Design archon_top, start of the top module:
module archon_top (
    input wire clk,
    input wire reset,  
    input wire [15:0] external_entropy_in,  
    input wire [7:0] analog_entropy_raw,    
    input wire [1:0] ml_predicted_action,  
    input wire ml_risk_flag_top,           
    input wire manual_lock_top,            
    input wire analog_lock_override,
    input wire analog_flush_override,
    input wire quantum_override_signal,  
    input wire [1:0] mission_profile,          
    input wire override_authentication_valid,  
    input wire [7:0] entropy_threshold_fsm,    
    output wire [3:0] cpu_debug_pc,
    output wire [15:0] cpu_debug_instr,
    output wire cpu_debug_stall,
    output wire cpu_debug_flush,
    output wire cpu_debug_lock,
    output wire [7:0] cpu_debug_fsm_entropy_log,
    output wire [2:0] cpu_debug_fsm_instr_type_log,
    output wire cpu_debug_hazard_flag,
    output wire [1:0] cpu_debug_fsm_state,
    output wire cpu_debug_shock_detected,
    output wire [1:0] cpu_debug_classified_entropy,
    output wire system_enable_fire_pulse  
);
Size: ~2,800 cells after synthesis, roughly 370 flip-flops.
make LEC_CHECK=0 CAP_MARGIN=20 CORE_MARGIN=2 CORE_UTILIZATION=72 CTS_CLUSTER_DIAMETER=366 CTS_CLUSTER_SIZE=13 SLEW_MARGIN=20 finish   # period 6.22 ns
run.sh (not shown) runs the stock make flow with config.mk's settings and CLKGATE_MAP_FILE=.
The first run finished but failed the layout checks on setup timing.
==> next run, changes <==
CORE_UTILIZATION = 66   (was 72)
CTS_CLUSTER_DIAMETER = default   (was 366)
CTS_CLUSTER_SIZE = default   (was 13)
clock period = 13.2 ns   (was 6.22 ns; I/O delays follow)
After rerunning:
- With this change the flow produced a clean layout
- final cell count shrinks by 4.1%
- worst setup slack improved by 3.3 ns
- area after synthesis does not change
==> next run, changes <==
CORE_UTILIZATION = 71   (was 66)
CTS_CLUSTER_DIAMETER = 224   (was default)
clock period = 10.7 ns   (was 13.2 ns; I/O delays follow)
The changed run reached the layout checks and failed them: setup timing. Setup slack degrades by 0.69 ns. Non-clock buffer count rose by 35. First-iteration DRC count rises by 2.6%. Final area climbs by 1.4%. Count of clock-buffer cells in the layout decreases by 1. Wire length grows by 1.1%. Synthesized cell count stays the same. Global-route usage goes up by 2.5 points. Core utilization rose by 7.0 points.
==> next run, changes <==
CORE_UTILIZATION = 40   (was 71)
CTS_CLUSTER_DIAMETER = default   (was 224)
clock period = 20.0 ns   (was 10.7 ns; I/O delays follow)
With this change the flow went through all stages and came out clean.
Count of clock-buffer cells in the layout went up by 9.
Die size is higher by 76%.
Global-route usage shrinks by 14 points.
Via count decreases by 3.4%.
Wire length rose by 1.2%.
Worst setup slack improves by 2.8 ns.
Sequential share of layout area hardly moves.
Non-clock buffer count is lower by 67.
Area after synthesis stays the same.
Sequential cell count does not change.


archon_top again, from the RTL that the note above started with.
export LEC_CHECK = 0
export ABC_AREA = 1
export CAP_MARGIN = 20
export CORE_MARGIN = 2
export CORE_UTILIZATION = 71
export CTS_CLUSTER_DIAMETER = 224
export PLACE_DENSITY_LB_ADDON = 0.06
export SLEW_MARGIN = 20
create_clock -name core_clock -period 9.88 [get_ports {clk}]
The starting point ran to the end with violations: setup timing.
==> next run, changes <==
--- a/flow/config.mk
+++ b/flow/config.mk
@@ -8 +7,0 @@
-export ABC_AREA = 1
@@ -11,3 +10 @@
-export CORE_UTILIZATION = 71
-export CTS_CLUSTER_DIAMETER = 224
-export PLACE_DENSITY_LB_ADDON = 0.06
+export CORE_UTILIZATION = 52
What happened: The changed run completed and failed the layout checks on setup timing; final area climbs by 6.0%; clock skew rises by 19 ps; flip-flop count stays the same; setup slack is worse by 340 ps.
==> next run, changes <==
--- a/flow/config.mk
+++ b/flow/config.mk
@@ -10 +10 @@
-export CORE_UTILIZATION = 52
+export CORE_UTILIZATION = 70
==> flow/constraint.sdc (replaced) <==
create_clock -name core_clock -period 6.22 [get_ports {clk}]
set_input_delay 1.2440 -clock core_clock [delete_from_list [all_inputs] [get_ports {clk}]]
set_output_delay 1.2440 -clock core_clock [all_outputs]
set_load 0.01 [all_outputs]
The changed run ran to the end with violations: setup timing.
Non-clock buffer count goes up by 133.
Design area goes up by 3.1%.
Setup slack loses 2000 ps.
Sequential share of layout area goes down by 0.87 points.
Wire length goes up by 10%.
Sequential cell count does not change.
First-iteration DRC count goes up by 55%.
Die size goes down by 25%.
Hold slack barely changes.


Starting RTL as in the previous note.
Design archon_top, start of the top module:
module archon_top (
    input wire clk,
    input wire reset,  
    input wire [15:0] external_entropy_in,  
    input wire [7:0] analog_entropy_raw,    
    input wire [1:0] ml_predicted_action,  
    input wire ml_risk_flag_top,           
    input wire manual_lock_top,            
    input wire analog_lock_override,
    input wire analog_flush_override,
    input wire quantum_override_signal,  
    input wire [1:0] mission_profile,          
    input wire override_authentication_valid,  
    input wire [7:0] entropy_threshold_fsm,    
    output wire [3:0] cpu_debug_pc,
    output wire [15:0] cpu_debug_instr,
    output wire cpu_debug_stall,
    output wire cpu_debug_flush,
    output wire cpu_debug_lock,
    output wire [7:0] cpu_debug_fsm_entropy_log,
    output wire [2:0] cpu_debug_fsm_instr_type_log,
    output wire cpu_debug_hazard_flag,
    output wire [1:0] cpu_debug_fsm_state,
    output wire cpu_debug_shock_detected,
    output wire [1:0] cpu_debug_classified_entropy,
    output wire system_enable_fire_pulse  
);
clock: 9.88 ns
lec_check: 0
abc_area: 1
cap_margin: 20
core_margin: 2
core_utilization: 71
cts_cluster_diameter: 40
cts_cluster_size: 72
place_density_lb_addon: 0.06
setup_slack_margin: 2.49
slew_margin: 20
The starting point completed and failed the layout checks on setup timing.
Change:
Settings changed: ABC_AREA 1 to unset, CORE_UTILIZATION 71 to 66, CTS_CLUSTER_DIAMETER 40 to unset, CTS_CLUSTER_SIZE 72 to unset, PLACE_DENSITY_LB_ADDON 0.06 to unset, SETUP_SLACK_MARGIN 2.49 to unset.
Clock period 9.88 ns to 13.0 ns, I/O delays scaled along.
What happened: This time the run finished clean. Die size is higher by about a fifth. Hold slack hardly moves. Critical path depth is lower by 35.
Change:
Settings changed: CORE_UTILIZATION 66 to 52.
Clock period 13.0 ns to 10.1 ns, I/O delays scaled along.
After rerunning: The changed run produced a layout that fails on setup timing. Wire length grows by 2.6%. Die size grows by 26%. Cell count went up by 5.9%. Cell area came out higher by 2.5%. Clock-buffer cell count grows by 10. Worst setup slack is worse by 1200 ps.
Change:
Settings changed: CORE_UTILIZATION 52 to 40.
Clock period 10.1 ns to 17.8 ns, I/O delays scaled along.
Outcome: The changed run completed with no timing, DRC or antenna violations. Synthesized cell count does not change. First-iteration DRC count rose by 2.5%. Cell area is lower by 1.6%. Hold slack stays flat. Wire length came out lower by 1.1%. Die area came out higher by 29%. Worst setup slack gets better by 2200 ps.
Change:
Settings changed: CTS_CLUSTER_SIZE set to 92, SETUP_SLACK_MARGIN set to -0.2.
Clock period 17.8 ns to 6.73 ns, I/O delays scaled along.
What happened: Now the flow reached the layout checks and failed them: setup timing. Setup slack is worse by 4300 ps. Die area does not change. Design area rose by about 6%. Clock skew goes up by 38 ps. Global-route usage goes up by 0.69 points. Synthesized area stays the same. Synthesized cell count does not change.
Change:
Settings changed: CORE_UTILIZATION 40 to 34, CTS_CLUSTER_SIZE 92 to unset, SETUP_SLACK_MARGIN -0.2 to unset.
Clock period 6.73 ns to 20.9 ns, I/O delays scaled along.
Outcome: With this change the flow went through all stages and came out clean. Final cell count came out lower slightly. Setup slack gets better by 6000 ps. Non-clock buffer count came out lower by 192. Die area came out higher by about a fifth. Routed wire length came out lower by a few percent.


== run A ==
Starting RTL as in the previous note.
Design archon_top, start of the top module:
module archon_top (
    input wire clk,
    input wire reset,  
    input wire [15:0] external_entropy_in,  
    input wire [7:0] analog_entropy_raw,    
    input wire [1:0] ml_predicted_action,  
    input wire ml_risk_flag_top,           
    input wire manual_lock_top,            
    input wire analog_lock_override,
    input wire analog_flush_override,
    input wire quantum_override_signal,  
    input wire [1:0] mission_profile,          
    input wire override_authentication_valid,  
    input wire [7:0] entropy_threshold_fsm,    
    output wire [3:0] cpu_debug_pc,
    output wire [15:0] cpu_debug_instr,
    output wire cpu_debug_stall,
    output wire cpu_debug_flush,
    output wire cpu_debug_lock,
    output wire [7:0] cpu_debug_fsm_entropy_log,
    output wire [2:0] cpu_debug_fsm_instr_type_log,
    output wire cpu_debug_hazard_flag,
    output wire [1:0] cpu_debug_fsm_state,
    output wire cpu_debug_shock_detected,
    output wire [1:0] cpu_debug_classified_entropy,
    output wire system_enable_fire_pulse  
);
clock: 9.88 ns
lec_check: 0
abc_area: 1
cap_margin: 15
core_aspect_ratio: 0.96
core_margin: 2
core_utilization: 72
cts_cluster_diameter: 381
cts_cluster_size: 15
gpl_routability_driven: 0
hold_slack_margin: 0.29
max_routing_layer: met4
place_density_lb_addon: 0.06
setup_slack_margin: -0.34
slew_margin: 15
tns_end_percent: 95
Run A: complete, dirty (negative setup slack)
> inputs changed (run A -> run B)
- clearing PLACE_DENSITY_LB_ADDON, which used to be 0.06
- clearing HOLD_SLACK_MARGIN, which used to be 0.29
- clearing SETUP_SLACK_MARGIN, which used to be -0.34
- clearing CTS_CLUSTER_DIAMETER, which used to be 381
- clearing GPL_ROUTABILITY_DRIVEN, which used to be 0
- swapping 0.96 for 1.13 in CORE_ASPECT_RATIO
- swapping 72 for 70 in CORE_UTILIZATION
- swapping 9.88 for 11.1 in the clock period (ns, I/O delays scaled along)
## What came out
- Run B finished every stage and its layout cleared the timing, design-rule and antenna checks.
- Setup slack for run B is higher than for run A.
- | inserted tap cell count | run B vs run A | about 2% higher |
- Floorplan row count grows by more than 10% when moving from run A to run B.
- Placement-stage worst setup slack delta (run B − run A): favourable
- Run B vs. run A: share of the core filled with cells went down by 2.0 points.
- Summary — cell area, run B relative to run A: higher, by 140 um^2.
- In the flow results for run A and run B, the post-CTS repair timing setup buffer count is smaller on run B.
- Of run B and run A, it is run B that has the lower total detailed-routing wirelength.
### run B -> run C
- CORE_UTILIZATION changed from 70 to 72
- CORE_ASPECT_RATIO changed from 1.13 to 0.96
- PLACE_DENSITY_LB_ADDON newly set to 0.06
- CTS_CLUSTER_DIAMETER newly set to 381
- the clock period (ns, I/O delays scaled along) changed from 11.1 to 9.88
### Flow results
In run C the implementation ran to completion but is not tape-out ready, as the final checks report negative setup slack. Deepest level of the CTS H-tree: run C vs run B down 1. ~same final cell count without fillers in run B and run C. Against run B, the final cell area of run C is lower. In the tables for run B and run C, non-clock buffer share of cell area reads higher with run C. Run C vs. run B: register fraction of the total cell area shows an increase of 0.38 points, area of the core region moved down. On run C: smallest setup slack after layout is 0.90 ns lower than what run B gave. In run C, the post-route worst hold slack came out 0.017 ns below the value in run B. Compared with run B, run C shows a area of placed instances that is 0.40% higher.
For run D, these inputs were changed with respect to run C:
- swapping 0.96 for 1.13 in CORE_ASPECT_RATIO
- clearing CTS_CLUSTER_DIAMETER, which used to be 381
- swapping 9.88 for 10.5 in the clock period (ns, I/O delays scaled along)
## What came out
Run D vs. run C: slew at the pin closest to its max-slew limit picked up an extra 0.17 ns, clock insertion delay at the later pin of the skew report went down 0.03 ns.
In the metrics for run D and run C, the one carrying the lower worst setup slack after layout is run C.
Per the comparison of run D with run C, design area went up; share of the cycle needed by the critical path after routing went down 4.9 points; routed wire length held steady.
When run D is set beside run C, its maximum number of pins on one net before global-route repair turns out to be 51 larger.
Run D ended up with a higher via count of the routed design than run C did.
| run D | all stages done | FAIL | negative setup slack |
Status: clock transition at the register clock pins on the worst setup and hold paths after CTS parity (run C, run D)
met1 wire length in run D is 1400 um below run C.
> inputs changed (run D -> run E)
- PLACE_DENSITY_LB_ADDON: 0.06 -> unset
- CORE_UTILIZATION: 72 -> 64
- CTS_CLUSTER_SIZE: 15 -> unset
- the clock period (ns, I/O delays scaled along): 10.5 -> 13.7
Findings:
Run E completed; timing, DRC and antenna clean. Run D -> run E: DRC violation count after routing flat. Between run D and run E, fraction of area in registers increased. Run D → run E: initial standard-cell utilization of the core fell by 7.6 points, number of buffers other than clock buffers in the final layout fell by 40%.


Starting RTL as in the previous note.
make LEC_CHECK=0 CAP_MARGIN=0 CELL_PAD_IN_SITES_DETAIL_PLACEMENT=1 CORE_MARGIN=2 CORE_UTILIZATION=23 GPL_ROUTABILITY_DRIVEN=1 GPL_TIMING_DRIVEN=0 HOLD_SLACK_MARGIN=-0.07 PLACE_DENSITY=0.73 SETUP_SLACK_MARGIN=1.88 SLEW_MARGIN=40 finish   # period 14.9 ns
Then changed:
CAP_MARGIN = 20   (was 0)
CELL_PAD_IN_SITES_GLOBAL_PLACEMENT = 3   (was default)
CORE_UTILIZATION = 40   (was 23)
GPL_ROUTABILITY_DRIVEN = default   (was 1)
GPL_TIMING_DRIVEN = default   (was 0)
HOLD_SLACK_MARGIN = default   (was -0.07)
PLACE_DENSITY = default   (was 0.73)
SETUP_SLACK_MARGIN = default   (was 1.88)
SLEW_MARGIN = 20   (was 40)
clock period = 20.0 ns   (was 14.9 ns; I/O delays follow)
After rerunning: The changed run went through all stages and came out clean; critical path depth falls by 8; area after synthesis does not change; synthesized cell count does not change; core utilization rose by 17 points; non-clock buffer count came out lower by 140; final cell count is lower by 18%; die size drops by 42%.
Then changed:
CELL_PAD_IN_SITES_DETAIL_PLACEMENT = default   (was 1)
CELL_PAD_IN_SITES_GLOBAL_PLACEMENT = default   (was 3)
SETUP_SLACK_MARGIN = 3.06   (was default)
clock period = 13.1 ns   (was 20.0 ns; I/O delays follow)
=> Design area came out higher by a few percent. Synthesized area is unchanged. Global-route usage came out lower by 3.2 points. Clock skew came out higher by 0.025 ns. Synthesized cell count is unchanged. Wire length came out lower by roughly a tenth. Worst hold slack stays flat. First-iteration DRC count came out higher by well over a third. Clock-buffer cell count came out lower by 8. Utilization came out higher by 1.6 points.
Then changed:
ABC_AREA = 1   (was default)
CORE_UTILIZATION = 72   (was 40)
SETUP_SLACK_MARGIN = default   (was 3.06)
clock period = 23.9 ns   (was 13.1 ns; I/O delays follow)
Synthesized area is lower by 6.0%.
Clock-buffer cell count is lower by 1.
Utilization is higher by 33 points.
Design area is lower by 11%.
Via count is higher by 4.8%.


== onyx ==
Starting RTL as in the previous note.
Settings: LEC_CHECK=0, ABC_AREA=1, CAP_MARGIN=20, CORE_MARGIN=2, CORE_UTILIZATION=72, CTS_CLUSTER_DIAMETER=224, CTS_CLUSTER_SIZE=15, GPL_ROUTABILITY_DRIVEN=0, MAX_ROUTING_LAYER=met4, PLACE_DENSITY_LB_ADDON=0.06, SETUP_SLACK_MARGIN=0.88, SLEW_MARGIN=20; clock period 9.88 ns.
Finished, but not clean: onyx, with setup timing.
Modified inputs, juniper compared to onyx
- swapping 20 for 15 in CAP_MARGIN
- clearing SETUP_SLACK_MARGIN, which used to be 0.88
- clearing PLACE_DENSITY_LB_ADDON, which used to be 0.06
- clearing GPL_ROUTABILITY_DRIVEN, which used to be 0
- clearing MAX_ROUTING_LAYER, which used to be met4
- clearing CTS_CLUSTER_DIAMETER, which used to be 224
- clearing ABC_AREA, which used to be 1
- clearing CTS_CLUSTER_SIZE, which used to be 15
- swapping 9.88 for 11.0 in the clock period (ns, I/O delays scaled along)
### Flow results
The half-perimeter wire length after detailed placement of juniper is higher than that of onyx. In juniper the sum of buffers and inverters on the critical path turned out 1 higher than in onyx. In terms of clock transition at the registers of the reported paths, juniper and onyx differ only marginally. juniper completed end to end; final checks failed (setup timing). NOTE: minimum setup slack after placement in juniper exceeds that of onyx. Between onyx and juniper, number of logic gates decreased. Taking juniper over onyx, the summed instance area of the synthesized netlist ratio works out to 1.06. X dimension of the die (lower): onyx. Looking at global-route met1 utilization across onyx and juniper, the one that comes out lower is onyx. Compared with onyx, in juniper die size went up.
Here is what was changed in the inputs of yarrow compared with juniper.
- changing CORE_UTILIZATION from 72 to 44
- changing CAP_MARGIN from 15 to 20
- changing the clock period (ns, I/O delays scaled along) from 11.0 to 6.73
Findings:
In yarrow the implementation completed, yet the final layout does not meet the checks, the culprit being setup timing.
Completing all stages was not enough for juniper: its layout failed the final checks because of setup timing.
Looking only at sequential share of layout area, and setting everything else aside, the lower value of yarrow and juniper goes to yarrow.
Re cell area after layout: yarrow is 1500 um^2 up on juniper.
yarrow vs. juniper: wire length of the first global-routing pass went up by 2.9%, relative max-transition margin has decreased.
